==> design/flow/config.mk <==
export PLATFORM = sky130hd
export DESIGN_NAME = DataAggregator
export DESIGN_NICKNAME = DataAggregator
export VERILOG_FILES = /design/flow/design.v
export SDC_FILE = /design/flow/constraint.sdc
export NUM_CORES = 4
export LEC_CHECK = 0
export CAP_MARGIN = 20
export CORE_MARGIN = 2
export CORE_UTILIZATION = 45
export PLACE_DENSITY = 0.6
export SETUP_SLACK_MARGIN = -0.13
export SLEW_MARGIN = 20
==> design/flow/constraint.sdc <==
create_clock -name core_clock -period 8.06 [get_ports {clk}]
set_input_delay 1.6120 -clock core_clock [delete_from_list [all_inputs] [get_ports {clk}]]
set_output_delay 1.6120 -clock core_clock [all_outputs]
set_load 0.01 [all_outputs]
==> design/flow/design.v <==
module DataAggregator(
           clk, reset, bit1, bit2, bit3, bit4, read_index_yaxis, read_index_xaxis,
           out_data_yaxis, out_data_xaxis, finished
       );
localparam MODE_WAIT_START = 0;
localparam MODE_WAIT_CHANNEL = 1;
localparam MODE_WAIT_DATA = 2;
localparam MODE_ASSIGN_DATA = 3;
input clk, reset;
input bit1, bit2, bit3, bit4;  
input [6:0] read_index_yaxis, read_index_xaxis;
output [15:0] out_data_yaxis;  
output [15:0] out_data_xaxis;  
output finished;
reg [15:0] data_yaxis [0:127];
reg [15:0] data_xaxis [0:127];
reg [15:0] bit1_data_buffer, bit2_data_buffer, bit3_data_buffer, bit4_data_buffer;
reg [3:0] bit1_data_buffer_index, bit2_data_buffer_index, bit3_data_buffer_index, bit4_data_buffer_index;
reg [4:0] data_index_yaxis1, data_index_yaxis2, data_index_yaxis3, data_index_yaxis4;
reg [4:0] data_index_xaxis1, data_index_xaxis2, data_index_xaxis3, data_index_xaxis4;
reg data_yaxis1_valid, data_yaxis2_valid, data_yaxis3_valid, data_yaxis4_valid;
reg data_xaxis1_valid, data_xaxis2_valid, data_xaxis3_valid, data_xaxis4_valid;
reg channel_bit1, channel_bit2, channel_bit3, channel_bit4;
reg [1:0] mode_bit1, mode_bit2, mode_bit3, mode_bit4;
wire data_yaxis_valid, data_xaxis_valid;
integer i;
always @(posedge clk) begin
    if (reset) begin
        for (i = 0; i < 128; i = i + 1) begin
            data_yaxis[i] <= 0;
            data_xaxis[i] <= 0;
        end
        bit1_data_buffer <= 0;
        bit2_data_buffer <= 0;
        bit3_data_buffer <= 0;
        bit4_data_buffer <= 0;
        bit1_data_buffer_index <= 0;
        bit2_data_buffer_index <= 0;
        bit3_data_buffer_index <= 0;
        bit4_data_buffer_index <= 0;
        data_index_yaxis1 <= 31;
        data_index_yaxis2 <= 31;
        data_index_yaxis3 <= 31;
        data_index_yaxis4 <= 31;
        data_index_xaxis1 <= 31;
        data_index_xaxis2 <= 31;
        data_index_xaxis3 <= 31;
        data_index_xaxis4 <= 31;
        data_yaxis1_valid <= 0;
        data_yaxis2_valid <= 0;
        data_yaxis3_valid <= 0;
        data_yaxis4_valid <= 0;
        data_xaxis1_valid <= 0;
        data_xaxis2_valid <= 0;
        data_xaxis3_valid <= 0;
        data_xaxis4_valid <= 0;
        channel_bit1 <= 0;
        channel_bit2 <= 0;
        channel_bit3 <= 0;
        channel_bit4 <= 0;
        mode_bit1 <= MODE_WAIT_START;
        mode_bit2 <= MODE_WAIT_START;
        mode_bit3 <= MODE_WAIT_START;
        mode_bit4 <= MODE_WAIT_START;
    end else begin
        if (mode_bit1 == MODE_WAIT_START) begin
            if (bit1) begin
                mode_bit1 <= MODE_WAIT_CHANNEL;
            end
        end else if (mode_bit1 == MODE_WAIT_CHANNEL) begin
            channel_bit1 <= bit1;
            mode_bit1 <= MODE_WAIT_DATA;
            bit1_data_buffer_index <= 15;
        end else if (mode_bit1 == MODE_WAIT_DATA) begin
            bit1_data_buffer[bit1_data_buffer_index] <= bit1;
            if (bit1_data_buffer_index >= 1) begin
                bit1_data_buffer_index <= bit1_data_buffer_index - 1;
            end else begin
                mode_bit1 <= MODE_ASSIGN_DATA;
            end
        end else if (mode_bit1 == MODE_ASSIGN_DATA) begin
            mode_bit1 <= MODE_WAIT_START;
            if (channel_bit1 == 0) begin  
                data_yaxis[data_index_yaxis1] <= bit1_data_buffer;
                if (data_index_yaxis1 >= 1) begin
                    data_index_yaxis1 <= data_index_yaxis1 - 1;
                    data_yaxis1_valid <= 0;
                end else begin
                    data_index_yaxis1 <= 31;
                    data_yaxis1_valid <= 1;
                end
            end else begin  
                data_yaxis[32 + data_index_yaxis2] <= bit1_data_buffer;
                if (data_index_yaxis2 >= 1) begin
                    data_index_yaxis2 <= data_index_yaxis2 - 1;
                    data_yaxis2_valid <= 0;
                end else begin
                    data_index_yaxis2 <= 31;
                    data_yaxis2_valid <= 1;
                end
            end
        end
        if (mode_bit2 == MODE_WAIT_START) begin
            if (bit2) begin
                mode_bit2 <= MODE_WAIT_CHANNEL;
            end
        end else if (mode_bit2 == MODE_WAIT_CHANNEL) begin
            channel_bit2 <= bit2;
            mode_bit2 <= MODE_WAIT_DATA;
            bit2_data_buffer_index <= 15;
        end else if (mode_bit2 == MODE_WAIT_DATA) begin
            bit2_data_buffer[bit2_data_buffer_index] <= bit2;
            if (bit2_data_buffer_index >= 1) begin
                bit2_data_buffer_index <= bit2_data_buffer_index - 1;
            end else begin
                mode_bit2 <= MODE_ASSIGN_DATA;
            end
        end else if (mode_bit2 == MODE_ASSIGN_DATA) begin
            mode_bit2 <= MODE_WAIT_START;
            if (channel_bit2 == 0) begin  
                data_yaxis[64 + data_index_yaxis3] <= bit2_data_buffer;
                if (data_index_yaxis3 >= 1) begin
                    data_index_yaxis3 <= data_index_yaxis3 - 1;
                    data_yaxis3_valid <= 0;
                end else begin
                    data_index_yaxis3 <= 31;
                    data_yaxis3_valid <= 1;
                end
            end else begin  
                data_yaxis[96 + data_index_yaxis4] <= bit2_data_buffer;
                if (data_index_yaxis4 >= 1) begin
                    data_index_yaxis4 <= data_index_yaxis4 - 1;
                    data_yaxis4_valid <= 0;
                end else begin
                    data_index_yaxis4 <= 31;
                    data_yaxis4_valid <= 1;
                end
            end
        end
        if (mode_bit3 == MODE_WAIT_START) begin
            if (bit3) begin
                mode_bit3 <= MODE_WAIT_CHANNEL;
            end
        end else if (mode_bit3 == MODE_WAIT_CHANNEL) begin
            channel_bit3 <= bit3;
            mode_bit3 <= MODE_WAIT_DATA;
            bit3_data_buffer_index <= 15;
        end else if (mode_bit3 == MODE_WAIT_DATA) begin
            bit3_data_buffer[bit3_data_buffer_index] <= bit3;
            if (bit3_data_buffer_index >= 1) begin
                bit3_data_buffer_index <= bit3_data_buffer_index - 1;
            end else begin
                mode_bit3 <= MODE_ASSIGN_DATA;
            end
        end else if (mode_bit3 == MODE_ASSIGN_DATA) begin
            mode_bit3 <= MODE_WAIT_START;
            if (channel_bit3 == 0) begin  
                data_xaxis[data_index_xaxis1] <= bit3_data_buffer;
                if (data_index_xaxis1 >= 1) begin
                    data_index_xaxis1 <= data_index_xaxis1 - 1;
                    data_xaxis1_valid <= 0;
                end else begin
                    data_index_xaxis1 <= 31;
                    data_xaxis1_valid <= 1;
                end
            end else begin  
                data_xaxis[32 + data_index_xaxis2] <= bit3_data_buffer;
                if (data_index_xaxis2 >= 1) begin
                    data_index_xaxis2 <= data_index_xaxis2 - 1;
                    data_xaxis2_valid <= 0;
                end else begin
                    data_index_xaxis2 <= 31;
                    data_xaxis2_valid <= 1;
                end
            end
        end
        if (mode_bit4 == MODE_WAIT_START) begin
            if (bit4) begin
                mode_bit4 <= MODE_WAIT_CHANNEL;
            end
        end else if (mode_bit4 == MODE_WAIT_CHANNEL) begin
            channel_bit4 <= bit4;
            mode_bit4 <= MODE_WAIT_DATA;
            bit4_data_buffer_index <= 15;
        end else if (mode_bit4 == MODE_WAIT_DATA) begin
            bit4_data_buffer[bit4_data_buffer_index] <= bit4;
            if (bit4_data_buffer_index >= 1) begin
                bit4_data_buffer_index <= bit4_data_buffer_index - 1;
            end else begin
                mode_bit4 <= MODE_ASSIGN_DATA;
            end
        end else if (mode_bit4 == MODE_ASSIGN_DATA) begin
            mode_bit4 <= MODE_WAIT_START;
            if (channel_bit4 == 0) begin  
                data_xaxis[64 + data_index_xaxis3] <= bit4_data_buffer;
                if (data_index_xaxis3 >= 1) begin
                    data_index_xaxis3 <= data_index_xaxis3 - 1;
                    data_xaxis3_valid <= 0;
                end else begin
                    data_index_xaxis3 <= 31;
                    data_xaxis3_valid <= 1;
                end
            end else begin  
                data_xaxis[96 + data_index_xaxis4] <= bit4_data_buffer;
                if (data_index_xaxis4 >= 1) begin
                    data_index_xaxis4 <= data_index_xaxis4 - 1;
                    data_xaxis4_valid <= 0;
                end else begin
                    data_index_xaxis4 <= 31;
                    data_xaxis4_valid <= 1;
                end
            end
        end
    end
end
assign out_data_yaxis = data_yaxis[read_index_yaxis];
assign out_data_xaxis = data_xaxis[read_index_xaxis];
assign data_yaxis_valid = (data_yaxis1_valid && data_yaxis2_valid && data_yaxis3_valid && data_yaxis4_valid);
assign data_xaxis_valid = (data_xaxis1_valid && data_xaxis2_valid && data_xaxis3_valid && data_xaxis4_valid);
assign finished = (data_yaxis_valid && data_xaxis_valid);
endmodule
==> design/flow/run.sh <==
#!/bin/bash
# the make line also repeats each setting of config.mk as NAME=value (left out here)
make -C /OpenROAD-flow-scripts/flow DESIGN_CONFIG=/design/flow/config.mk WORK_HOME=/design/flow/orfs CLKGATE_MAP_FILE= finish
==> Changelog: implementation, run 1 <==
### Physical design

* IO Port Bufs at around 52
* CTS buffer count at 454
* Largest net degree at the start of global routing at roughly 95
* PnR worst setup slack at 1.14 ns
* FP Util at 0.451
* Final worst path period share at 0.858
* CP Class: input port to primary output
* Switching Share at 0.228
* Post-route ant nets at 0
* Tool Warnings at approximately 54
* Clk pwr share at 0.410
* DRT Pass-1 Iters at 7
* Ys flops at around 4200
* Reported max-cap violation count at 0
* Initial antenna violation count at ~45
* Post-synth top flop: edfxtp_1
* GRT Residual Overflow at 0
* Compound Share, Synth at 0.00555
* Buf/Inv on CP at 4
* CP delay by family, top: multiplexers
* Final setup fails at 0
* R2r worst-path depth at 5
* Vias in the first global route at around 110k
* Syn Nets at 12172
* NetSw at ~0.011 W
* Cell Area, Synth at between 0.15 and 0.2 mm^2
* Die area at around 0.44 mm^2
* CP arrival at between 5 and 6 ns
* Longest Clk Path Bufs at 4
* Yosys stat area at ~0.19 mm^2
* Area leader share at 0.634
* Site row count at 241
* Critical path origin: read_index_xaxis[0]
* Yosys Instances at 12113
* Adder Area Share at 0.00251
* Unrepaired setup endpoints after global routing: false
* Slew Viols, Final at 0
* Post-synth seq share at 0.649
* Max VDD drop at around 220 uV
* Comb power at about 0.0034 W
* Logic gate share of total power at 0.070
* Final wirelength at between 500 and 600 mm
* Slowest CP cell: mux4_2
* Yosys warnings at 1
* Nets at roughly 12000
* Reg2Reg Setup Slack at between 3 and 4 ns
* Max_slew headroom at 0.192
* Number of top-level pins at ~53
* Cell Int Power at 0.0376 W
* Synth cell count leaders: 4097 x and2_1, 4096 x edfxtp_1, 1344 x mux4_2, 938 x clkbuf_1, 343 x nor2_1
* Hold buffers post-CTS at 0
* Post-CTS Setup Bufs at 0
* Crit Reg-Reg Endpoint: data_yaxis[71][10]$_SDFFCE_PN0P_
* Critical path depth at 8
* CTS clk-pin slew, worst paths at 0.06 ns
* CTS tree: done
* Clock sink count at between 4000 and 5000
* Setup slack at placement at 1.13 ns
* MUX area fraction at 0.160
* DRC Markers at 0
* Via density at just under 6
* Post-Synthesis Cells at around 12000
* CP Data Required Time at approximately 6.5 ns
* Worst hold path depth at 2
* Pwr Density at ~230 mW/mm^2
* Root Driver: clkbuf_16
* Max Clock Freq at between 100 and 150 MHz
* Syn avg cell area at 16.0 um^2
* RePlAce Congestion at 0.831
* Reg2reg start: mode_bit2[2]$_DFF_P_
* Part of the power in registers at 0.520
* Layout filler cell count at approximately 35000
* Hold crit path type: register to register
* Total track usage at 0.253
* H-tree levels at 5
* Period minus WS final at 6.92 ns
* Slew @ Worst Pin at ~1.2 ns
* Leakage at ~74 nW
* Area grow syn2layout at 11.1%
* Fin. Hold Viols at 0
* Async S/R FF share, synth at 0
* Largest power group: registers
* Routed WL per cell at a little over 30 um
* Max incr delay on CP at between 0.6 and 0.7 ns
* Hold Path End: data_yaxis1_valid$_SDFFE_PP0P_
* DR vias at roughly 110k
* Most used cell along the critical path: mux4_2
* Critical path cell sequence: buf_8, buf_12, buf_4, mux4_2, mux4_2, mux4_2, mux2_2, clkdlybuf4s50_1
* Die width at ~660 um
* XOR-XNOR Cells, Area Fraction at 0.00181
* Clock net power at roughly 0.02 W
* Critical path startpoint category: input port
* Starting DRC count in detailed routing at around 11000
* First-pass GRT wire length at 794 mm
* Core area at approximately 0.43 mm^2
* Most frequent cell after synthesis: and2_1
* Seq. cell area at ~0.13 mm^2
* Worst-path maximum fanout at 30
* Yosys top cell by area: edfxtp_1
* Worst Skew at 0.104 ns
* Chip height at ~660 um
* Main kind of combinational logic by area: multiplexers
* Biggest area cells: edfxtp_1 63%, mux4_2 16%, and2_1 13%, clkbuf_1 1.8%, dfxtp_1 1.5%
* Setup crit end: out_data_xaxis[1]
* Total power at ~0.049 W
* Hold Crit Start: data_yaxis1_valid$_SDFFE_PP0P_
* Post-cts sizing count at 0
* Simple share at 0.158
* Setup TNS at 0 ns
* Status: finished clean
* Seq pwr at approximately 0.025 W
* Logic area at around 0.064 mm^2
* Clock latency at the later pin of the worst-skew pair at about 1.0 ns
* CP endpoint kind: primary output
* Synth unique cells at 65
* Flip-flops with a built-in enable at a little over 4000
* Final HPWL DP at 339 mm
[layout make-up]
type / count / area share
Sequential cell: 4244 / 0.585
Clock buffer: 587 / 0.0561
Antenna cell: 23 / 0.000267
Timing Repair Buffer: 470 / 0.0200
Multi-Input combinational cell: 6730 / 0.296
Inverter: 38 / 0.000662
Tap cell: 5710 / 0.0331
Clock inverter: 248 / 0.00875
[through the flow]
step | cells | utilization | area [um^2] | hold slack [ns]
global route | 18037 | 0.501 | 216000 | 0.484
detailed placement | 17191 | 0.469 | 201000 | 0.449
CTS | 18026 | 0.501 | 215000 | 0.459
floorplan | 12113 | - | 194000 | 0.408
global placement | 17191 | 0.469 | 201000 | 0.418
finish | 18050 | 0.501 | 216000 | 0.455
[metal layers]
metal  vias up  global-route usage  wire [um]
met1     55555               0.336     219000
li1      44429                   -          -
met4        16              0.0870      21200
met5         -                   0        100
met2      4169               0.426     275000
met3       873              0.0404      39300
==> run 2, diff against run 1 <==
Settings changed: CORE_UTILIZATION 45 to 72, PLACE_DENSITY 0.6 to not set, PLACE_DENSITY_LB_ADDON set to 0.0, SETUP_SLACK_MARGIN -0.13 to 1.72.
Clock period 8.06 ns to 5.97 ns, I/O delays scaled along.
==> Changelog: implementation, run 2 <==
### Physical design

* Critical path depth at 11
* Yosys warnings at 1
* Worst Skew at roughly 0.035 ns
* Synth cell count leaders: 4097 x and2_1, 4096 x edfxtp_1, 1344 x mux4_2, 938 x clkbuf_1, 343 x nor2_1
* Max_slew headroom at 0.242
* Vias in the first global route at between 100k and 150k
* First-pass GRT wire length at 746 mm
* Number of top-level pins at 53
* Most frequent cell after synthesis: and2_1
* MUX area fraction at 0.160
* XOR-XNOR Cells, Area Fraction at 0.00181
* Biggest area cells: edfxtp_1 63%, mux4_2 16%, and2_1 13%, clkbuf_1 1.8%, dfxtp_1 1.5%
* Die area at 0.274 mm^2
* Yosys top cell by area: edfxtp_1
* CP arrival at around 4.2 ns
* Fin. Hold Viols at 0
* R2r worst-path depth at 6
* Area grow syn2layout at 11.3%
* Syn avg cell area at ~16 um^2
* Site row count at roughly 190
* Compound Share, Synth at 0.00555
* Switching Share at 0.220
* Initial antenna violation count at 56
* GRT Residual Overflow at 0
* Critical path origin: read_index_yaxis[0]
* Area leader share at 0.634
* Worst hold path depth at 2
* Status: finished clean
* CP Data Required Time at 4.78 ns
* Final worst path period share at 0.900
* Cell Area, Synth at 0.194 mm^2
* Final core utilization at 0.806
* Main kind of combinational logic by area: multiplexers
* Post-Synthesis Cells at about 12000
* NetSw at 0.0144 W
* Hold crit path type: register to register
* Buf/Inv on CP at 7
* Simple share at 0.158
* CP delay by family, top: multiplexers
* Period minus WS final at roughly 5.4 ns
* Yosys stat area at slightly below 0.2 mm^2
* Max Clock Freq at between 150 and 200 MHz
* Reg2Reg Setup Slack at between 1.5 and 2 ns
* RePlAce Congestion at 0.898
* Final wirelength at 515 mm
* Nets at 12212
* Seq pwr at ~0.034 W
* Crit Reg-Reg Endpoint: data_yaxis[103][15]$_SDFFCE_PN0P_
* Leakage at approximately 76 nW
* Final HPWL DP at approximately 310 mm
* Adder Area Share at 0.00251
* Post-synth top flop: edfxtp_1
* Unrepaired setup endpoints after global routing: true
* Clk pwr share at 0.402
* Hold Crit Start: mode_bit4[3]$_DFF_P_
* FP Util at 0.724
* Post-synth seq share at 0.649
* DRT Pass-1 Iters at 6
* Die width at between 500 and 600 um
* Reported max-cap violation count at 0
* Max VDD drop at roughly 280 uV
* Critical path startpoint category: input port
* Max incr delay on CP at between 0.6 and 0.7 ns
* Pwr Density at about 300 mW/mm^2
* Hold Path End: mode_bit4[0]$_DFF_P_
* CP Class: input port to primary output
* IO Port Bufs at between 50 and 60
* Routed WL per cell at between 30 and 40 um
* Clock latency at the later pin of the worst-skew pair at roughly 0.97 ns
* Part of the power in registers at 0.524
* Clock net power at roughly 0.026 W
* Ys flops at approximately 4200
* Setup TNS at 0 ns
* Via density at between 6 and 7
* Starting DRC count in detailed routing at between 15000 and 20000
* CTS tree: done
* Longest Clk Path Bufs at 4
* CTS clk-pin slew, worst paths at around 0.060 ns
* Tool Warnings at roughly 60
* Chip height at 523 um
* DR vias at 109415
* Total track usage at 0.380
* Flip-flops with a built-in enable at 4096
* Root Driver: clkbuf_16
* Slew Viols, Final at 0
* Post-route ant nets at 0
* Slowest CP cell: mux4_2
* Reg2reg start: mode_bit2[2]$_DFF_P_
* Comb power at between 0.004 and 0.005 W
* H-tree levels at 5
* DRC Markers at 0
* CP endpoint kind: primary output
* Synth unique cells at ~65
* Clock sink count at approximately 4200
* Hold buffers post-CTS at 0
* Yosys Instances at ~12000
* Setup crit end: out_data_yaxis[11]
* Syn Nets at between 10000 and 15000
* CTS buffer count at 418
* Cell Int Power at approximately 0.051 W
* Critical path cell sequence: buf_16, buf_16, buf_12, buf_12, buf_16, buf_6, mux4_2, mux4_2, mux4_2, mux2_4, buf_6
* Final setup fails at 0
* Async S/R FF share, synth at 0
* Largest power group: registers
* Logic gate share of total power at 0.074
* Largest net degree at the start of global routing at 137
* Slew @ Worst Pin at around 1.1 ns
* Core area at roughly 0.27 mm^2
* Worst-path maximum fanout at 7
[run 2: routing by layer]
layer / wire length [um] / global-route usage
met1: 184000 / 0.553
met2: 239000 / 0.573
met3: 73200 / 0.104
met4: 18500 / 0.121
met5: 135 / 0
[run 2: cell type report]
class / instances / area, um^2
clock inverters: 233 / 2220
fillers: 13594 / 52000
clock buffers: 536 / 11200
diodes: 10 / 25.0
repair buffers: 721 / 8000
well taps: 3552 / 4440
inverters: 38 / 143
flip-flops and latches: 4244 / 126000
multi-input cells: 6730 / 63800
[run 2: per-stage QoR]
stage          setup WS [ns]  hold WS (ns)  instances  total power [W]  instance area [um^2]
5_1_grt                0.620         0.478      16057           0.0667                216000
6_report               0.598         0.465      16064           0.0655                216000
3_5_place_dp           0.275         0.444      15144           0.0394                200000
3_3_place_gp           0.259         0.419      15143           0.0392                200000
4_1_cts                0.640         0.464      16008           0.0653                215000
2_1_floorplan           1.41         0.408      12113           0.0375                195000
[run 2: timing repair]
action,4_1_cts,5_1_grt
pin swaps,2,0
resized,280,25
setup buffers,73,42
endpoints found under the setup margin,33,48
gates cloned,22,4
==> run 3, diff against run 2 <==
Settings changed: ABC_AREA set to 0, CAP_MARGIN 20 to 30, CELL_PAD_IN_SITES_DETAIL_PLACEMENT set to 1, CELL_PAD_IN_SITES_GLOBAL_PLACEMENT set to 3, CORE_ASPECT_RATIO set to 1.3, CORE_UTILIZATION 72 to 35, CTS_CLUSTER_SIZE set to 78, GPL_ROUTABILITY_DRIVEN set to 0, MAX_ROUTING_LAYER set to met4, PLACE_DENSITY_LB_ADDON 0.0 to 0.26, SETUP_SLACK_MARGIN 1.72 to 1.28, SLEW_MARGIN 20 to 35, TNS_END_PERCENT set to 10.
Clock period 5.97 ns to 6.38 ns, I/O delays scaled along.
==> Changelog: implementation, run 3 <==
### Physical design

* DRT Pass-1 Iters at 5
* Status: finished clean
* Max Clock Freq at ~180 MHz
* Area grow syn2layout at 14.5%
* Post-synth seq share at 0.649
* Post-route ant nets at 0
* Die width at 657 um
* XOR-XNOR Cells, Area Fraction at 0.00181
* Synth unique cells at ~65
* Total track usage at 0.232
* Main kind of combinational logic by area: multiplexers
* Dpl cells at between 15000 and 20000
* Chip height at 853 um
* Reg2Reg Setup Slack at 2.35 ns
* GRT Residual Overflow at 0
* Unrepaired setup endpoints after global routing: true
* Synth cell count leaders: 4097 x and2_1, 4096 x edfxtp_1, 1344 x mux4_2, 938 x clkbuf_1, 343 x nor2_1
* Final HPWL DP at roughly 410 mm
* Area leader share at 0.634
* Largest net degree at the start of global routing at 68
* Routed WL per cell at between 30 and 40 um
* Slew Viols, Final at 0
* Reg2reg start: mode_bit1[0]$_DFF_P_
* Comb power at 0.00476 W
* Reported max-cap violation count at 0
* Fin. Hold Viols at 0
* Yosys Instances at roughly 12000
* Fin area at 0.222 mm^2
* Slew @ Worst Pin at between 1 and 1.5 ns
* Part of the power in registers at 0.502
* DR vias at between 100k and 150k
* Post-synth top flop: edfxtp_1
* Biggest area cells: edfxtp_1 63%, mux4_2 16%, and2_1 13%, clkbuf_1 1.8%, dfxtp_1 1.5%
* Logic gate share of total power at 0.074
* Hold crit path type: register to register
* Critical path depth at 8
* Worst Skew at just over 0.09 ns
* Critical path origin: read_index_yaxis[0]
* Simple share at 0.158
* CTS tree: done
* IO Port Bufs at about 52
* Max_slew headroom at 0.318
* Post-Synthesis Cells at around 12000
* Adder Area Share at 0.00251
* Cell Int Power at 0.0489 W
* Worst hold path depth at 2
* Hold Path End: mode_bit4[0]$_DFF_P_
* Clock latency at the later pin of the worst-skew pair at approximately 1.1 ns
* CTS buffer count at roughly 450
* Cell Area, Synth at 0.194 mm^2
* Starting DRC count in detailed routing at 8444
* Tool Warnings at 55
* Period minus WS final at ~5.7 ns
* CTS clk-pin slew, worst paths at about 0.060 ns
* Async S/R FF share, synth at 0
* MUX area fraction at 0.160
* CP arrival at 4.38 ns
* Post-DP Area at between 0.2 and 0.25 mm^2
* Leakage at about 76 nW
* Largest power group: registers
* Worst-path maximum fanout at 10
* Yosys warnings at 1
* Flip-flops with a built-in enable at about 4100
* Switching Share at 0.234
* DRC Markers at 0
* Yosys top cell by area: edfxtp_1
* Nets at about 12000
* CP delay by family, top: multiplexers
* Slowest CP cell: mux4_2
* Finished Layout Cells at 19953
* CP endpoint kind: primary output
* H-tree levels at 5
* Clock net power at around 0.027 W
* Setup crit end: out_data_yaxis[8]
* Ys flops at 4244
* First-pass GRT wire length at roughly 900 mm
* Initial antenna violation count at between 40 and 50
* Vias in the first global route at approximately 110k
* Compound Share, Synth at 0.00555
* Syn Nets at 12172
* Root Driver: clkbuf_16
* Clock sink count at between 4000 and 5000
* Final worst path period share at 0.887
* Crit Reg-Reg Endpoint: data_yaxis[0][13]$_SDFFCE_PN0P_
* CP Class: input port to primary output
* R2r worst-path depth at 7
* Seq pwr at ~0.032 W
* Via density at between 5 and 6
* Syn avg cell area at 16.0 um^2
* Site row count at between 300 and 400
* Die area at approximately 0.56 mm^2
* FP Util at 0.351
* Critical path cell sequence: buf_16, buf_16, buf_4, mux4_2, mux4_2, mux4_2, mux2_4, dlygate4sd2_1
* Max VDD drop at ~230 uV
* Buf/Inv on CP at 4
* Final hold slack at approximately 0.45 ns
* CP Data Required Time at a little over 5 ns
* Final setup fails at 0
* Most used cell along the critical path: mux4_2
* Most frequent cell after synthesis: and2_1
* Hold Crit Start: mode_bit4[3]$_DFF_P_
* Final wirelength at about 640 mm
* Pwr Density at about 290 mW/mm^2
* Critical path startpoint category: input port
* Max incr delay on CP at ~0.60 ns
* NetSw at ~0.015 W
* Clk pwr share at 0.424
* Yosys stat area at 0.194 mm^2
* Setup TNS at 0 ns
* Longest Clk Path Bufs at 4
* Number of top-level pins at 53
* Core area at 0.552 mm^2
## run 3: timing repair
action                                 CTS  global route
buffers inserted                        83            19
gates resized                          232            39
cloned                                  28             5
hold buffers                             0             0
endpoints found under the hold margin    0             0
setup endpoints to repair               33            33
## run 3: cell type report
type	instances	area (um^2)
inverters	38	143
flip-flops and latches	4244	126000
repair buffers	724	7980
clock inverters	294	3130
fillers	54142	330000
diodes	28	70.1
multi-input cells	6730	63900
clock buffers	540	11800
well taps	7355	9200
## run 3: metrics by stage
stage | util | power, W | setup WS (ns)
global placement | 0.370 | 0.0372 | 0.231
floorplan | - | 0.0350 | 1.41
CTS | 0.401 | 0.0645 | 0.693
global route | 0.402 | 0.0656 | 0.730
finish | 0.402 | 0.0639 | 0.720
detailed placement | 0.371 | 0.0373 | 0.243
## run 3: metal layers
metal	share of wire	vias to the layer above	global-route usage
met5	0	-	-
met4	0.031	0	0.0645
met3	0.037	797	0.0223
met2	0.55	2448	0.429
met1	0.39	57677	0.269
li1	-	44880	-
==> run 4, diff against run 3 <==
Settings changed: ABC_AREA 0 to not set, CAP_MARGIN 30 to 20, CELL_PAD_IN_SITES_DETAIL_PLACEMENT 1 to not set, CELL_PAD_IN_SITES_GLOBAL_PLACEMENT 3 to not set, CORE_ASPECT_RATIO 1.3 to not set, CORE_MARGIN 2 to 10, CORE_UTILIZATION 35 to 40, CTS_CLUSTER_SIZE 78 to 97, GPL_TIMING_DRIVEN set to 1, HOLD_SLACK_MARGIN set to 0.23, MAX_ROUTING_LAYER met4 to met5, PLACE_DENSITY_LB_ADDON 0.26 to not set, SETUP_SLACK_MARGIN 1.28 to not set, SLEW_MARGIN 35 to 20, TNS_END_PERCENT 10 to not set.
Clock period 6.38 ns to 9.87 ns, I/O delays scaled along.
==> Changelog: implementation, run 4 <==
### Physical design

* Post-cts sizing count at 0
* Largest net degree at the start of global routing at between 100 and 150
* Clock sink count at 4244
* XOR-XNOR Cells, Area Fraction at 0.00181
* Compound Share, Synth at 0.00555
* Final hold slack at 0.434 ns
* R2r worst-path depth at 6
* DRC Markers at 0
* Most frequent cell after synthesis: and2_1
* Nets at ~12000
* MUX area fraction at 0.160
* Synth cell count leaders: 4097 x and2_1, 4096 x edfxtp_1, 1344 x mux4_2, 938 x clkbuf_1, 343 x nor2_1
* Final worst path period share at 0.798
* Cell Area, Synth at 0.194 mm^2
* Die area at between 0.5 and 0.6 mm^2
* Adder Area Share at 0.00251
* Most used cell along the critical path: mux4_2
* H-tree levels at 5
* Root Driver: clkbuf_16
* Simple share at 0.158
* Seq. cell area at approximately 0.13 mm^2
* Status: finished clean
* Synth unique cells at about 65
* Syn avg cell area at 16.0 um^2
* Cell Int Power at around 0.031 W
* Slowest CP cell: buf_8
* Leakage at 73.7 nW
* Clock net power at approximately 0.017 W
* Setup crit end: out_data_xaxis[15]
* Via density at 5.58
* Seq pwr at just over 0.02 W
* Max VDD drop at between 150 and 200 uV
* First-pass GRT wire length at slightly below 800 mm
* CP arrival at between 5 and 6 ns
* Tool Warnings at 65
* Critical path cell sequence: buf_8, buf_4, mux4_2, mux4_2, mux4_2, mux2_2, clkdlybuf4s50_1
* Comb power at approximately 0.0027 W
* Critical path depth at 7
* Final wirelength at 532 mm
* Die width at just over 700 um
* Slew @ Worst Pin at ~1.2 ns
* Total track usage at 0.203
* Syn Nets at about 12000
* Hold Crit Start: mode_bit4[3]$_DFF_P_
* Flip-flops with a built-in enable at ~4100
* DRT Pass-1 Iters at 8
* CTS buffer count at ~440
* Logic area at about 0.064 mm^2
* Worst Skew at 0.0588 ns
* CP Class: input port to primary output
* Reported max-cap violation count at 0
* Reg2reg start: mode_bit4[2]$_DFF_P_
* DR vias at 104435
* Yosys top cell by area: edfxtp_1
* NetSw at ~0.0090 W
* Buf/Inv on CP at 3
* CP endpoint kind: primary output
* Post-CTS Setup Bufs at 0
* Setup slack at placement at a little under 2 ns
* Post-synth top flop: edfxtp_1
* Hold crit path type: register to register
* Switching Share at 0.225
* Post-Synthesis Cells at about 12000
* Main kind of combinational logic by area: multiplexers
* Clock latency at the later pin of the worst-skew pair at roughly 1 ns
* Async S/R FF share, synth at 0
* Routed WL per cell at 28.4 um
* Ys flops at around 4200
* Area leader share at 0.634
* Longest Clk Path Bufs at 4
* Fin. Hold Viols at 0
* Yosys stat area at roughly 0.19 mm^2
* Yosys warnings at 1
* Final HPWL DP at between 300 and 400 mm
* IO Port Bufs at 52
* CP delay by family, top: multiplexers
* Hold buffers post-CTS at 0
* Logic gate share of total power at 0.068
* Max Clock Freq at approximately 130 MHz
* Post-route ant nets at 0
* Slew Viols, Final at 0
* Core area at between 0.4 and 0.5 mm^2
* Max_slew headroom at 0.209
* Chip height at between 700 and 800 um
* Starting DRC count in detailed routing at around 12000
* Site row count at 255
* Worst hold path depth at 2
* Layout filler cell count at roughly 41000
* Post-synth seq share at 0.649
* Total power at 0.0401 W
* Final setup fails at 0
* Biggest area cells: edfxtp_1 63%, mux4_2 16%, and2_1 13%, clkbuf_1 1.8%, dfxtp_1 1.5%
* Reg2Reg Setup Slack at 5.93 ns
* Setup TNS at 0 ns
* Critical path startpoint category: input port
* Crit Reg-Reg Endpoint: data_xaxis[71][6]$_SDFFCE_PN0P_
* Initial antenna violation count at 38
* Yosys Instances at between 10000 and 15000
* CP Data Required Time at 7.90 ns
* Worst-path maximum fanout at between 50 and 60
* Unrepaired setup endpoints after global routing: false
* Pwr Density at ~190 mW/mm^2
* Vias in the first global route at 106589
* Period minus WS final at between 7 and 8 ns
* GRT Residual Overflow at 0
* CTS tree: done
* CTS clk-pin slew, worst paths at about 0.060 ns
* Part of the power in registers at 0.516
* Critical path origin: read_index_xaxis[0]
* Clk pwr share at 0.416
* Hold Path End: mode_bit4[0]$_DFF_P_
* Fin area at around 0.22 mm^2
* Area grow syn2layout at 11.4%
* Largest power group: registers
* PnR worst setup slack at 2.00 ns
* Post-DP Area at 0.202 mm^2
* Number of top-level pins at roughly 53
* Max incr delay on CP at between 0.6 and 0.7 ns
* FP Util at 0.402
-- run 4: layer usage --
metal  vias up  track usage  wire [um]
li1      44286            -          -
met1     55299        0.285     221000
met2      4089        0.328     254000
met3       757       0.0362      42200
met4         4       0.0539      15200
met5         -            0         30
-- run 4: layout make-up --
| type | count | share of cell area |
|---|---|---|
| Antenna cell | 6 | 0.0000694 |
| Clock buffer | 560 | 0.0539 |
| Clock inverter | 263 | 0.0122 |
| Inverter | 38 | 0.000660 |
| Multi-Input combinational cell | 6730 | 0.295 |
| Sequential cell | 4244 | 0.583 |
| Tap cell | 6425 | 0.0372 |
| Timing Repair Buffer | 453 | 0.0179 |
-- run 4: through the flow --
step,util,cells
after global routing,0.448,18714
after global placement,0.418,17889
after detailed placement,0.418,17889
after CTS,0.448,18712
after floorplan,-,12113
final,0.448,18719
==> run 5, diff against run 4 <==
Settings changed: CELL_PAD_IN_SITES_GLOBAL_PLACEMENT set to 0, CORE_ASPECT_RATIO set to 1.3, CORE_MARGIN 10 to 2, CORE_UTILIZATION 40 to 70, CTS_CLUSTER_SIZE 97 to not set, GPL_ROUTABILITY_DRIVEN 0 to 1, GPL_TIMING_DRIVEN 1 to not set, HOLD_SLACK_MARGIN 0.23 to -0.03, MAX_ROUTING_LAYER met5 to not set, PLACE_DENSITY_LB_ADDON set to 0.12, SETUP_SLACK_MARGIN set to 1.52.
Clock period 9.87 ns to 5.53 ns, I/O delays scaled along.
==> Changelog: implementation, run 5 <==
### Physical design

* Buf/Inv on CP at 6
* Status: finished clean
* Finished Layout Cells at between 15000 and 20000
* Routed WL per cell at 32.5 um
* Worst-path maximum fanout at 6
* Final worst path period share at 0.947
* Main kind of combinational logic by area: multiplexers
* Post-synth top flop: edfxtp_1
* Reg2reg start: mode_bit1[0]$_DFF_P_
* IO Port Bufs at roughly 52
* Post-synth seq share at 0.649
* CTS tree: done
* Hold crit path type: register to register
* Critical path origin: read_index_yaxis[0]
* Reg2Reg Setup Slack at 1.69 ns
* GRT Residual Overflow at 0
* First-pass GRT wire length at between 700 and 800 mm
* Hold Path End: mode_bit4[0]$_DFF_P_
* Dpl cells at between 15000 and 20000
* XOR-XNOR Cells, Area Fraction at 0.00181
* Largest power group: registers
* Leakage at about 75 nW
* Setup TNS at 0 ns
* Flip-flops with a built-in enable at 4096
* Post-Synthesis Cells at around 12000
* Yosys stat area at approximately 0.19 mm^2
* Layout filler cell count at 14533
* Max_slew headroom at 0.208
* Biggest area cells: edfxtp_1 63%, mux4_2 16%, and2_1 13%, clkbuf_1 1.8%, dfxtp_1 1.5%
* Clock sink count at ~4200
* Yosys top cell by area: edfxtp_1
* Post-DP Area at ~0.2 mm^2
* Vias in the first global route at 111173
* Die width at about 470 um
* Crit Reg-Reg Endpoint: data_yaxis[50][5]$_SDFFCE_PN0P_
* Unrepaired setup endpoints after global routing: true
* Nets at between 10000 and 15000
* FP Util at 0.703
* Area grow syn2layout at 11.1%
* Setup crit end: out_data_yaxis[8]
* Final wirelength at around 520 mm
* Max VDD drop at approximately 360 uV
* Critical path cell sequence: buf_16, buf_4, buf_12, buf_16, buf_6, mux4_2, mux4_2, mux4_2, mux2_4, buf_6
* MUX area fraction at 0.160
* CTS clk-pin slew, worst paths at about 0.060 ns
* Site row count at roughly 220
* Period minus WS final at 5.24 ns
* Cell Int Power at about 0.054 W
* Syn avg cell area at roughly 16 um^2
* Starting DRC count in detailed routing at 14069
* Comb power at approximately 0.0053 W
* Post-route ant nets at 0
* Final core utilization at 0.781
* CP Data Required Time at between 4 and 5 ns
* Reported max-cap violation count at 0
* Final setup fails at 0
* Via density at just under 7
* Clock net power at 0.0271 W
* Synth cell count leaders: 4097 x and2_1, 4096 x edfxtp_1, 1344 x mux4_2, 938 x clkbuf_1, 343 x nor2_1
* RePlAce Congestion at 0.921
* DRT Pass-1 Iters at 25
* CP endpoint kind: primary output
* PnR worst setup slack at roughly 0.29 ns
* Adder Area Share at 0.00251
* CP arrival at ~4.1 ns
* Final HPWL DP at 330 mm
* Initial antenna violation count at 34
* Yosys warnings at 1
* Largest net degree at the start of global routing at 90
* Tool Warnings at approximately 57
* Compound Share, Synth at 0.00555
* Longest Clk Path Bufs at 4
* Die area at about 0.28 mm^2
* Ys flops at between 4000 and 5000
* Slew Viols, Final at 0
* Worst hold path depth at 2
* Slew @ Worst Pin at approximately 1.2 ns
* Most frequent cell after synthesis: and2_1
* Pwr Density at about 320 mW/mm^2
* Area leader share at 0.634
* Fin area at roughly 0.22 mm^2
* Total track usage at 0.377
* Root Driver: clkbuf_16
* Critical path startpoint category: input port
* Setup slack at placement at approximately 0.021 ns
* NetSw at approximately 0.015 W
* DR vias at between 100k and 150k
* Cell Area, Synth at about 0.19 mm^2
* H-tree levels at 5
* DRC Markers at 0
* Worst Skew at between 0.03 and 0.04 ns
* Max incr delay on CP at roughly 0.61 ns
* Hold Crit Start: mode_bit4[3]$_DFF_P_
* Seq pwr at ~0.037 W
* Part of the power in registers at 0.533
* Core area at 0.276 mm^2
* Max Clock Freq at approximately 190 MHz
* CTS buffer count at 397
* Clk pwr share at 0.391
* Fin. Hold Viols at 0
* Slowest CP cell: mux4_2
* Syn Nets at between 10000 and 15000
* Switching Share at 0.220
* R2r worst-path depth at 6
* Number of top-level pins at around 53
* Most used cell along the critical path: mux4_2
* Simple share at 0.158
* CP delay by family, top: multiplexers
* Async S/R FF share, synth at 0
* Chip height at ~600 um
* Yosys Instances at 12113
* CP Class: input port to primary output
* Critical path depth at 10
* Clock latency at the later pin of the worst-skew pair at just over 0.9 ns
* Logic gate share of total power at 0.076
* Synth unique cells at roughly 65
==> run 5: repair_timing <==
item,4_1_cts,5_1_grt
setup buffers,96,11
pin swaps,0,0
resized,290,39
cloned,32,8
setup endpoints to repair,33,48
hold buffers,0,0
==> run 5: layout make-up <==
class | instances | area, um^2 | area share
diodes | 15 | 37.5 | 0.000174
multi-input cells | 6730 | 63800 | 0.296
well taps | 3663 | 4580 | 0.0213
inverters | 38 | 143 | 0.000662
repair buffers | 739 | 8450 | 0.0392
clock buffers | 495 | 10500 | 0.0485
flip-flops and latches | 4244 | 126000 | 0.585
clock inverters | 221 | 2100 | 0.00976
==> run 5: stage by stage <==
| step | power, W | hold WS [ns] |
|---|---|---|
| after CTS | 0.0693 | 0.449 |
| after global routing | 0.0708 | 0.463 |
| after floorplan | 0.0405 | 0.408 |
| final | 0.0694 | 0.446 |
| after detailed placement | 0.0425 | 0.443 |
| after global placement | 0.0424 | 0.419 |
==> run 5: metal layers <==
| layer | track usage | part of all wire |
|---|---|---|
| met1 | 0.459 | 0.32 |
| met2 | 0.630 | 0.51 |
| met3 | 0.0671 | 0.098 |
| met4 | 0.239 | 0.076 |
| met5 | 0 | 0.00027 |
==> run 6, diff against run 5 <==
Settings changed: ABC_AREA set to 1, CAP_MARGIN 20 to 40, CORE_UTILIZATION 70 to 26, SETUP_SLACK_MARGIN 1.52 to 0.62.
Clock period 5.53 ns to 6.86 ns, I/O delays scaled along.
==> Changelog: implementation, run 6 <==
### Physical design

* CP endpoint kind: primary output
* Reg2reg start: mode_bit2[0]$_DFF_P_
* Largest net degree at the start of global routing at approximately 130
* Number of top-level pins at around 53
* Area grow syn2layout at 15.4%
* Hold Path End: mode_bit2[0]$_DFF_P_
* Yosys warnings at 1
* Site row count at roughly 360
* Worst hold path depth at 2
* Largest power group: registers
* RePlAce Congestion at between 0.8 and 0.9
* Clock net power at roughly 0.025 W
* Final hold slack at slightly above 0.4 ns
* Hold crit path type: register to register
* Main kind of combinational logic by area: simple AND/OR/NAND/NOR gates
* Vias in the first global route at 138592
* Post-CTS Setup Bufs at 0
* Dpl cells at between 20000 and 30000
* CP delay by family, top: simple AND/OR/NAND/NOR gates
* Max incr delay on CP at 0.60 ns
* Cell Int Power at 0.0443 W
* Clock sink count at between 4000 and 5000
* Chip height at ~980 um
* DRT Pass-1 Iters at 6
* Comb power at approximately 0.0045 W
* Synth unique cells at 45
* Leakage at ~75 nW
* CP Data Required Time at 5.49 ns
* Finished Layout Cells at 29318
* Unrepaired setup endpoints after global routing: false
* Adder Area Share at 0.00255
* DRC Markers at 0
* Hold buffers post-CTS at 0
* Yosys top cell by area: edfxtp_1
* CP arrival at 4.94 ns
* Max_slew headroom at 0.395
* Longest Clk Path Bufs at 4
* Initial antenna violation count at 17
* Die area at 0.743 mm^2
* H-tree levels at 5
* Clk pwr share at 0.422
* Logic gate share of total power at 0.077
* Max Clock Freq at about 160 MHz
* Max VDD drop at 313 uV
* Synth cell count leaders: 4618 x nand2_1, 4205 x nor2_1, 4131 x nand3_1, 4096 x edfxtp_1, 1245 x clkbuf_1
* Die width at between 700 and 800 um
* CTS tree: done
* DR vias at 140888
* Final worst path period share at 0.920
* Seq pwr at about 0.030 W
* Starting DRC count in detailed routing at between 10000 and 15000
* R2r worst-path depth at 11
* Reg2Reg Setup Slack at between 2 and 2.5 ns
* Most used cell along the critical path: nand3_1
* Biggest area cells: edfxtp_1 64%, nand3_1 11%, nand2_1 9.1%, nor2_1 8.2%, clkbuf_1 2.4%
* CTS buffer count at about 470
* Post-Synthesis Cells at 19605
* NetSw at 0.0150 W
* Status: finished clean
* Post-synth seq share at 0.658
* Final core utilization at 0.301
* Tool Warnings at between 60 and 70
* GRT Residual Overflow at 0
* Syn avg cell area at 9.77 um^2
* Worst-path maximum fanout at just under 80
* Final HPWL DP at 464 mm
* Yosys Instances at 19605
* Critical path startpoint category: input port
* Core area at 0.734 mm^2
* Post-DP Area at between 0.2 and 0.25 mm^2
* Critical path depth at 12
* Slew @ Worst Pin at 0.908 ns
* Buf/Inv on CP at 4
* Setup TNS at 0 ns
* Async S/R FF share, synth at 0
* Root Driver: clkbuf_16
* Flip-flops with a built-in enable at approximately 4100
* Fin area at 0.221 mm^2
* Post-synth top flop: edfxtp_1
* Slowest CP cell: clkdlybuf4s50_1
* CP Class: input port to primary output
* Worst Skew at approximately 0.13 ns
* Part of the power in registers at 0.502
* Final setup fails at 0
* Logic area at between 0.05 and 0.06 mm^2
* Reported max-cap violation count at 0
* Compound Share, Synth at 0.00669
* Final wirelength at 743 mm
* Cell Area, Synth at about 0.19 mm^2
* Slew Viols, Final at 0
* Post-route ant nets at 0
* MUX area fraction at 0
* Clock latency at the later pin of the worst-skew pair at between 1 and 1.5 ns
* Nets at between 15000 and 20000
* Critical path origin: read_index_yaxis[0]
* Setup crit end: out_data_yaxis[2]
* Area leader share at 0.642
* Routed WL per cell at about 25 um
* FP Util at 0.261
* Ys flops at 4244
* Simple share at 0.295
* CTS clk-pin slew, worst paths at about 0.060 ns
* IO Port Bufs at between 50 and 60
* Critical path cell sequence: buf_8, inv_8, buf_12, nand2_1, nand3_1, nand3_1, nand3_1, nand3_1, nand3_1, nand3_1, nand2_1, clkdlybuf4s50_1
* Fin. Hold Viols at 0
* Pwr Density at between 200 and 300 mW/mm^2
* Total track usage at 0.194
* Most frequent cell after synthesis: nand2_1
* Yosys stat area at around 0.19 mm^2
* Hold Crit Start: mode_bit2[3]$_DFF_P_
* Layout filler cell count at 76394
* First-pass GRT wire length at around 1100 mm
* Switching Share at 0.253
* XOR-XNOR Cells, Area Fraction at 0.000640
* Via density at slightly below 5
* Syn Nets at 19664
* Seq. cell area at 0.126 mm^2
* Period minus WS final at between 6 and 7 ns
* Crit Reg-Reg Endpoint: data_yaxis[119][0]$_SDFFCE_PN0P_
==> run 6: layout make-up <==
type                    instances  area share
diodes                          4   0.0000453
flip-flops and latches       4244       0.570
repair buffers                702      0.0392
well taps                    9747      0.0552
clock inverters               240     0.00941
inverters                     218     0.00475
clock buffers                 622      0.0571
multi-input cells           13541       0.264
==> run 6: routing by layer <==
metal  vias to the layer above  share of wire  track usage  wire length (um)
li1                      65572              -            -                 -
met1                     71182           0.41        0.240            302000
met2                      3194           0.51        0.350            382000
met3                       938          0.037       0.0180             27800
met4                         2          0.041       0.0696             30100
met5                         -       0.000018            0                13
==> run 6: what timing repair did <==
action / CTS / global route
gates resized: 1 / 4
hold endpoints to repair: 0 / 0
endpoints found under the setup margin: 5 / 4
==> run 6: through the flow <==
step	total power, W	setup WS [ns]
4_1_cts	0.0598	0.704
3_5_place_dp	0.0348	0.619
2_1_floorplan	0.0326	2.45
6_report	0.0592	0.547
3_3_place_gp	0.0347	0.553
5_1_grt	0.0612	0.622
==> run 7, diff against run 6 <==
Settings changed: CAP_MARGIN 40 to 20, CELL_PAD_IN_SITES_GLOBAL_PLACEMENT 0 to not set, CORE_ASPECT_RATIO 1.3 to not set, CORE_UTILIZATION 26 to 72, GPL_ROUTABILITY_DRIVEN 1 to not set, HOLD_SLACK_MARGIN -0.03 to not set, PLACE_DENSITY set to 0.6, PLACE_DENSITY_LB_ADDON 0.12 to not set, SETUP_SLACK_MARGIN 0.62 to not set.
Clock period 6.86 ns to 7.57 ns, I/O delays scaled along.
==> Changelog: implementation, run 7 <==
### Physical design

* Status: finished clean
* Max VDD drop at a little under 300 uV
* PnR worst setup slack at about 0.94 ns
* First-pass GRT wire length at approximately 840 mm
* Async S/R FF share, synth at 0
* Synth unique cells at between 40 and 50
* H-tree levels at 5
* Critical path startpoint category: input port
* Critical path origin: read_index_yaxis[3]
* Hold Path End: mode_bit2[0]$_DFF_P_
* Max_slew headroom at 0.202
* Leakage at between 70 and 80 nW
* Post-synth seq share at 0.658
* Worst Skew at roughly 0.033 ns
* Largest net degree at the start of global routing at around 170
* Ys flops at 4244
* Final wirelength at roughly 570 mm
* CP Class: input port to primary output
* Buf/Inv on CP at 4
* CP endpoint kind: primary output
* Slowest CP cell: inv_4
* Setup slack at placement at roughly 1.2 ns
* Yosys stat area at ~0.19 mm^2
* CP arrival at approximately 5.1 ns
* Hold buffers post-CTS at 0
* CTS buffer count at 422
* IO Port Bufs at between 50 and 60
* Syn avg cell area at 9.77 um^2
* Reg2Reg Setup Slack at 2.82 ns
* Slew Viols, Final at 0
* XOR-XNOR Cells, Area Fraction at 0.000640
* Compound Share, Synth at 0.00669
* CTS clk-pin slew, worst paths at about 0.060 ns
* Biggest area cells: edfxtp_1 64%, nand3_1 11%, nand2_1 9.1%, nor2_1 8.2%, clkbuf_1 2.4%
* Pwr Density at 249 mW/mm^2
* Synth cell count leaders: 4618 x nand2_1, 4205 x nor2_1, 4131 x nand3_1, 4096 x edfxtp_1, 1245 x clkbuf_1
* Post-cts sizing count at 0
* Total power at 0.0514 W
* Initial antenna violation count at 9
* Setup crit end: out_data_yaxis[5]
* DR vias at 146896
* Tool Warnings at 98
* Cell Int Power at between 0.03 and 0.04 W
* DRT Pass-1 Iters at 9
* Final hold slack at 0.449 ns
* Clock sink count at between 4000 and 5000
* Yosys top cell by area: edfxtp_1
* Longest Clk Path Bufs at 4
* DRC Markers at 0
* Seq pwr at 0.0270 W
* Yosys Instances at about 20000
* Largest power group: registers
* GRT Residual Overflow at 0
* Finished Layout Cells at 22617
* Slew @ Worst Pin at 1.19 ns
* Routed WL per cell at around 25 um
* Syn Nets at about 20000
* Core area at between 0.2 and 0.3 mm^2
* Worst hold path depth at 2
* Via density at around 6.5
* Hold crit path type: register to register
* Fin. Hold Viols at 0
* Post-synth top flop: edfxtp_1
* Worst-path maximum fanout at approximately 67
* Part of the power in registers at 0.525
* MUX area fraction at 0
* Nets at about 19000
* Max incr delay on CP at approximately 0.84 ns
* Comb power at around 0.0036 W
* Most frequent cell after synthesis: nand2_1
* Hold Crit Start: mode_bit2[3]$_DFF_P_
* Die area at between 0.2 and 0.3 mm^2
* Site row count at 189
* Most used cell along the critical path: nand3_1
* Post-Synthesis Cells at between 15000 and 20000
* Vias in the first global route at ~140k
* Post-CTS Setup Bufs at 0
* Post-route ant nets at 0
* Clk pwr share at 0.406
* RePlAce Congestion at approximately 0.93
* Clock net power at between 0.02 and 0.025 W
* Critical path depth at 9
* CP Data Required Time at approximately 6 ns
* Crit Reg-Reg Endpoint: data_yaxis[111][6]$_SDFFCE_PN0P_
* R2r worst-path depth at 9
* Flip-flops with a built-in enable at a little over 4000
* Final worst path period share at 0.876
* Main kind of combinational logic by area: simple AND/OR/NAND/NOR gates
* Unrepaired setup endpoints after global routing: false
* Simple share at 0.295
* Yosys warnings at 1
* Max Clock Freq at roughly 150 MHz
* NetSw at around 0.012 W
* Final HPWL DP at approximately 320 mm
* Reg2reg start: mode_bit2[0]$_DFF_P_
* CP delay by family, top: buffers and inverters
* Area grow syn2layout at 7.81%
* Logic gate share of total power at 0.070
* CTS tree: done
* Final setup fails at 0
* FP Util at 0.723
* Number of top-level pins at roughly 53
* Die width at between 500 and 600 um
* Critical path cell sequence: buf_4, inv_4, buf_4, nand3_1, nand3_1, nand3_1, nand3_1, nand2_1, clkdlybuf4s50_1
* Cell Area, Synth at around 0.19 mm^2
* Starting DRC count in detailed routing at around 24000
* Chip height at between 500 and 600 um
* Switching Share at 0.232
* Period minus WS final at around 6.6 ns
* Adder Area Share at 0.00255
* Reported max-cap violation count at 0
* Clock latency at the later pin of the worst-skew pair at 0.98 ns
* Dpl cells at between 20000 and 25000
* Area leader share at 0.642
* Setup TNS at 0 ns
* Root Driver: clkbuf_16
* Total track usage at 0.412
==> run 7: cell type report <==
| cell class | count | area [um^2] |
|---|---|---|
| Clock buffer | 524 | 11300 |
| Inverter | 218 | 947 |
| Antenna cell | 4 | 10.0 |
| Sequential cell | 4244 | 126000 |
| Fill cell | 17346 | 58400 |
| Multi-Input combinational cell | 13541 | 58300 |
| Clock inverter | 241 | 2190 |
| Timing Repair Buffer | 312 | 3290 |
| Tap cell | 3533 | 4420 |
==> run 7: per-layer routing <==
metal | vias up | GRT usage | wire length, um
met2 | 11271 | 0.618 | 257000
met3 | 1802 | 0.0858 | 78300
li1 | 64606 | - | -
met5 | - | 0 | 34
met1 | 69211 | 0.572 | 197000
met4 | 6 | 0.228 | 35600
==> run 7: stage by stage <==
stage / util / area (um^2)
final: 0.779 / 206000
after detailed placement: 0.728 / 193000
after global routing: 0.779 / 206000
after CTS: 0.779 / 206000
after floorplan: - / 191000
after global placement: 0.728 / 193000
==> run 8, diff against run 7 <==
Settings changed: ABC_AREA 1 to not set, CORE_UTILIZATION 72 to 52.
Clock period 7.57 ns to 6.28 ns, I/O delays scaled along.
==> Changelog: implementation, run 8 <==
### Physical design

* Status: finished clean
* Compound Share, Synth at 0.00555
* Site row count at roughly 220
* XOR-XNOR Cells, Area Fraction at 0.00181
* CP delay by family, top: multiplexers
* Layout filler cell count at 27967
* Slew Viols, Final at 0
* CTS buffer count at between 400 and 500
* NetSw at 0.0143 W
* Total track usage at 0.280
* Part of the power in registers at 0.513
* Max Clock Freq at approximately 170 MHz
* Post-synth top flop: edfxtp_1
* Slew @ Worst Pin at 1.16 ns
* Critical path origin: read_index_yaxis[0]
* Number of top-level pins at 53
* Worst Skew at about 0.035 ns
* Max VDD drop at about 230 uV
* Setup TNS at 0 ns
* Reg2reg start: mode_bit2[2]$_DFF_P_
* Reported max-cap violation count at 0
* Pwr Density at 294 mW/mm^2
* Root Driver: clkbuf_16
* Die width at 615 um
* Switching Share at 0.225
* R2r worst-path depth at 6
* Biggest area cells: edfxtp_1 63%, mux4_2 16%, and2_1 13%, clkbuf_1 1.8%, dfxtp_1 1.5%
* Vias in the first global route at 105393
* Max_slew headroom at 0.225
* Clock net power at roughly 0.027 W
* Period minus WS final at 5.94 ns
* Area leader share at 0.634
* Longest Clk Path Bufs at 4
* Clk pwr share at 0.418
* Unrepaired setup endpoints after global routing: false
* Worst-path maximum fanout at 21
* Core area at between 0.3 and 0.4 mm^2
* Post-route ant nets at 0
* CP Data Required Time at between 5 and 6 ns
* Fin area at ~0.22 mm^2
* Clock sink count at between 4000 and 5000
* Via density at 6.06
* Critical path cell sequence: buf_8, buf_12, buf_4, mux4_2, mux4_2, mux4_2, mux2_2, clkdlybuf4s50_1
* RePlAce Congestion at 0.831
* Tool Warnings at around 54
* Final worst path period share at 0.946
* Post-synth seq share at 0.649
* Routed WL per cell at 30.5 um
* Adder Area Share at 0.00251
* CP endpoint kind: primary output
* CP arrival at approximately 4.7 ns
* Most used cell along the critical path: mux4_2
* Nets at between 10000 and 15000
* Reg2Reg Setup Slack at 2.30 ns
* Seq pwr at 0.0326 W
* Post-DP Area at 0.201 mm^2
* FP Util at 0.522
* Yosys top cell by area: edfxtp_1
* Simple share at 0.158
* IO Port Bufs at ~52
* Main kind of combinational logic by area: multiplexers
* GRT Residual Overflow at 0
* CTS clk-pin slew, worst paths at around 0.06 ns
* Buf/Inv on CP at 4
* Post-Synthesis Cells at ~12000
* Setup crit end: out_data_yaxis[2]
* First-pass GRT wire length at around 770 mm
* Ys flops at ~4200
* Hold Path End: mode_bit2[0]$_DFF_P_
* Largest net degree at the start of global routing at approximately 79
* Synth cell count leaders: 4097 x and2_1, 4096 x edfxtp_1, 1344 x mux4_2, 938 x clkbuf_1, 343 x nor2_1
* Worst hold path depth at 2
* Logic gate share of total power at 0.069
* Flip-flops with a built-in enable at 4096
* Hold crit path type: register to register
* DR vias at roughly 110k
* Die area at ~0.38 mm^2
* Critical path startpoint category: input port
* Cell Int Power at a little under 0.05 W
* Logic area at about 0.064 mm^2
* MUX area fraction at 0.160
* Critical path depth at 8
* Final HPWL DP at between 300 and 400 mm
* Cell Area, Synth at roughly 0.19 mm^2
* Hold Crit Start: mode_bit2[3]$_DFF_P_
* CTS tree: done
* Syn avg cell area at 16.0 um^2
* Async S/R FF share, synth at 0
* Post-CTS Setup Bufs at 0
* DRC Markers at 0
* Syn Nets at between 10000 and 15000
* Largest power group: registers
* Starting DRC count in detailed routing at 12757
* Yosys Instances at around 12000
* Comb power at approximately 0.0044 W
* H-tree levels at 5
* Yosys stat area at 0.194 mm^2
* Area grow syn2layout at 11.3%
* Crit Reg-Reg Endpoint: data_yaxis[77][5]$_SDFFCE_PN0P_
* Yosys warnings at 1
* Synth unique cells at around 65
* Final wirelength at between 500 and 600 mm
* Clock latency at the later pin of the worst-skew pair at between 0.9 and 1 ns
* Final setup fails at 0
* Hold buffers post-CTS at 0
* DRT Pass-1 Iters at 6
* Leakage at around 75 nW
* Slowest CP cell: mux4_2
* Most frequent cell after synthesis: and2_1
* CP Class: input port to primary output
* Fin. Hold Viols at 0
* Post-cts sizing count at 0
* Seq. cell area at about 0.13 mm^2
* Max incr delay on CP at approximately 0.60 ns
* Chip height at 615 um
* Initial antenna violation count at around 63
run 8: area by class of cell:
type	instances	share of cell area
inverters	38	0.000660
repair buffers	563	0.0248
diodes	20	0.000232
clock buffers	586	0.0558
flip-flops and latches	4244	0.583
well taps	4972	0.0288
multi-input cells	6730	0.295
clock inverters	254	0.0115
run 8: metrics by stage:
stage	utilization	instances	power [W]	hold slack (ns)	setup slack [ns]
global placement	0.542	16546	0.0375	0.423	0.366
global route	0.581	17391	0.0651	0.484	0.293
floorplan	-	12113	0.0356	0.408	1.35
CTS	0.581	17387	0.0638	0.453	0.358
detailed placement	0.542	16547	0.0376	0.449	0.360
finish	0.581	17407	0.0635	0.452	0.339
run 8: per-layer routing:
metal	up-vias	wire [um]	global-route usage
li1	44546	-	-
met1	56003	231000	0.429
met2	4284	242000	0.422
met3	656	45400	0.0491
met4	4	11700	0.0599
met5	-	33	0
==> run 9, diff against run 8 <==
Settings changed: CORE_UTILIZATION 52 to 58, TNS_END_PERCENT set to 5.
Clock period 6.28 ns to 7.39 ns, I/O delays scaled along.
==> Changelog: implementation, run 9 <==
### Physical design

* Nets at between 10000 and 15000
* Hold Crit Start: mode_bit4[3]$_DFF_P_
* Site row count at between 200 and 250
* Post-CTS Setup Bufs at 0
* Slew Viols, Final at 0
* Critical path origin: read_index_yaxis[0]
* Final worst path period share at 0.891
* Max Clock Freq at approximately 150 MHz
* Cell Int Power at between 0.04 and 0.05 W
* Synth cell count leaders: 4097 x and2_1, 4096 x edfxtp_1, 1344 x mux4_2, 938 x clkbuf_1, 343 x nor2_1
* Critical path cell sequence: buf_8, buf_12, buf_12, mux4_2, mux4_2, mux4_2, mux2_2, clkdlybuf4s50_1
* Core area at roughly 0.33 mm^2
* Simple share at 0.158
* DR vias at 105694
* Layout Check Fails: antenna rules
* Starting DRC count in detailed routing at roughly 14000
* Switching Share at 0.222
* Post-synth top flop: edfxtp_1
* Max VDD drop at about 220 uV
* Largest net degree at the start of global routing at between 90 and 100
* Clk pwr share at 0.418
* Yosys stat area at 0.194 mm^2
* Hold buffers post-CTS at 0
* CTS tree: done
* Worst hold path depth at 2
* Logic area at 0.0639 mm^2
* Unrepaired setup endpoints after global routing: false
* Longest Clk Path Bufs at 4
* CP Class: input port to primary output
* Area leader share at 0.634
* FP Util at 0.583
* DRT Pass-1 Iters at 8
* Most used cell along the critical path: mux4_2
* R2r worst-path depth at 5
* DRC Markers at 0
* Logic gate share of total power at 0.069
* Via density at about 6.3
* CTS buffer count at approximately 450
* Tool Warnings at about 56
* Pwr Density at between 200 and 300 mW/mm^2
* Vias in the first global route at roughly 110k
* Final wirelength at around 530 mm
* Part of the power in registers at 0.513
* RePlAce Congestion at approximately 0.82
* Setup TNS at 0 ns
* Layout filler cell count at between 20000 and 25000
* Post-cts sizing count at 0
* Adder Area Share at 0.00251
* Routed WL per cell at 31.9 um
* Slew @ Worst Pin at between 1 and 1.5 ns
* Most frequent cell after synthesis: and2_1
* Biggest area cells: edfxtp_1 63%, mux4_2 16%, and2_1 13%, clkbuf_1 1.8%, dfxtp_1 1.5%
* Hold crit path type: register to register
* Buf/Inv on CP at 4
* Fin area at roughly 0.21 mm^2
* Period minus WS final at about 6.6 ns
* Fin. Hold Viols at 0
* Final setup fails at 0
* CP Data Required Time at around 5.9 ns
* Leakage at ~74 nW
* Syn avg cell area at 16.0 um^2
* Ys flops at 4244
* Reported max-cap violation count at 0
* Root Driver: clkbuf_16
* First-pass GRT wire length at around 770 mm
* CP arrival at ~5.1 ns
* Hold Path End: mode_bit4[0]$_DFF_P_
* Post-route ant nets at 1
* Yosys warnings at 1
* Synth unique cells at between 60 and 70
* IO Port Bufs at 52
* Max_slew headroom at 0.208
* Status: failed layout checks
* Clock latency at the later pin of the worst-skew pair at ~1 ns
* Yosys Instances at ~12000
* Yosys top cell by area: edfxtp_1
* Reg2reg start: mode_bit1[0]$_DFF_P_
* GRT Residual Overflow at 0
* Worst Skew at about 0.036 ns
* Syn Nets at ~12000
* NetSw at 0.0119 W
* Seq pwr at 0.0276 W
* Crit Reg-Reg Endpoint: data_yaxis[56][7]$_SDFFCE_PN0P_
* Clock net power at around 0.023 W
* Cell Area, Synth at 0.194 mm^2
* Chip height at 582 um
* MUX area fraction at 0.160
* Main kind of combinational logic by area: multiplexers
* Die area at 0.339 mm^2
* Initial antenna violation count at 51
* H-tree levels at 5
* Total track usage at 0.317
* Die width at about 580 um
* CP delay by family, top: multiplexers
* Critical path depth at 8
* Post-synth seq share at 0.649
* Seq. cell area at 0.126 mm^2
* Worst-path maximum fanout at 25
* Final HPWL DP at roughly 310 mm
* CTS clk-pin slew, worst paths at 0.06 ns
* Post-DP Area at 0.200 mm^2
* XOR-XNOR Cells, Area Fraction at 0.00181
* Number of top-level pins at 53
* Async S/R FF share, synth at 0
* Critical path startpoint category: input port
* Clock sink count at 4244
* Compound Share, Synth at 0.00555
* Post-Synthesis Cells at roughly 12000
* Area grow syn2layout at 10.6%
* Reg2Reg Setup Slack at 3.42 ns
* Slowest CP cell: mux4_2
* CP endpoint kind: primary output
* Largest power group: registers
* Max incr delay on CP at roughly 0.62 ns
* Setup crit end: out_data_yaxis[15]
* Comb power at between 0.003 and 0.004 W
* Flip-flops with a built-in enable at between 4000 and 5000
==> run 9: through the flow <==
step / util / setup WS (ns) / std cells / power, W / hold slack [ns]
global placement: 0.600 / 0.786 / 15891 / 0.0318 / 0.427
floorplan: - / 2.02 / 12113 / 0.0302 / 0.408
detailed placement: 0.600 / 0.802 / 15894 / 0.0319 / 0.432
finish: 0.644 / 0.808 / 16743 / 0.0539 / 0.444
global route: 0.644 / 0.716 / 16730 / 0.0552 / 0.477
CTS: 0.644 / 0.805 / 16729 / 0.0540 / 0.448
==> run 9: layout make-up <==
cell class | count | area share
multi-input combinational | 6730 | 0.298
antenna | 14 | 0.000163
timing repair buffer | 495 | 0.0211
clock inverter | 277 | 0.0116
sequential | 4244 | 0.587
tap | 4387 | 0.0256
inverter | 38 | 0.000665
clock buffer | 558 | 0.0558
==> run 9: per-layer routing <==
metal | wire length [um] | part of all wire | global-route usage
met5 | 172 | 0.00032 | 0
met4 | 11900 | 0.022 | 0.0683
met3 | 53400 | 0.10 | 0.0680
met2 | 250000 | 0.47 | 0.489
met1 | 220000 | 0.41 | 0.470
No activity file was given, so power comes from the tool's default toggle rates.
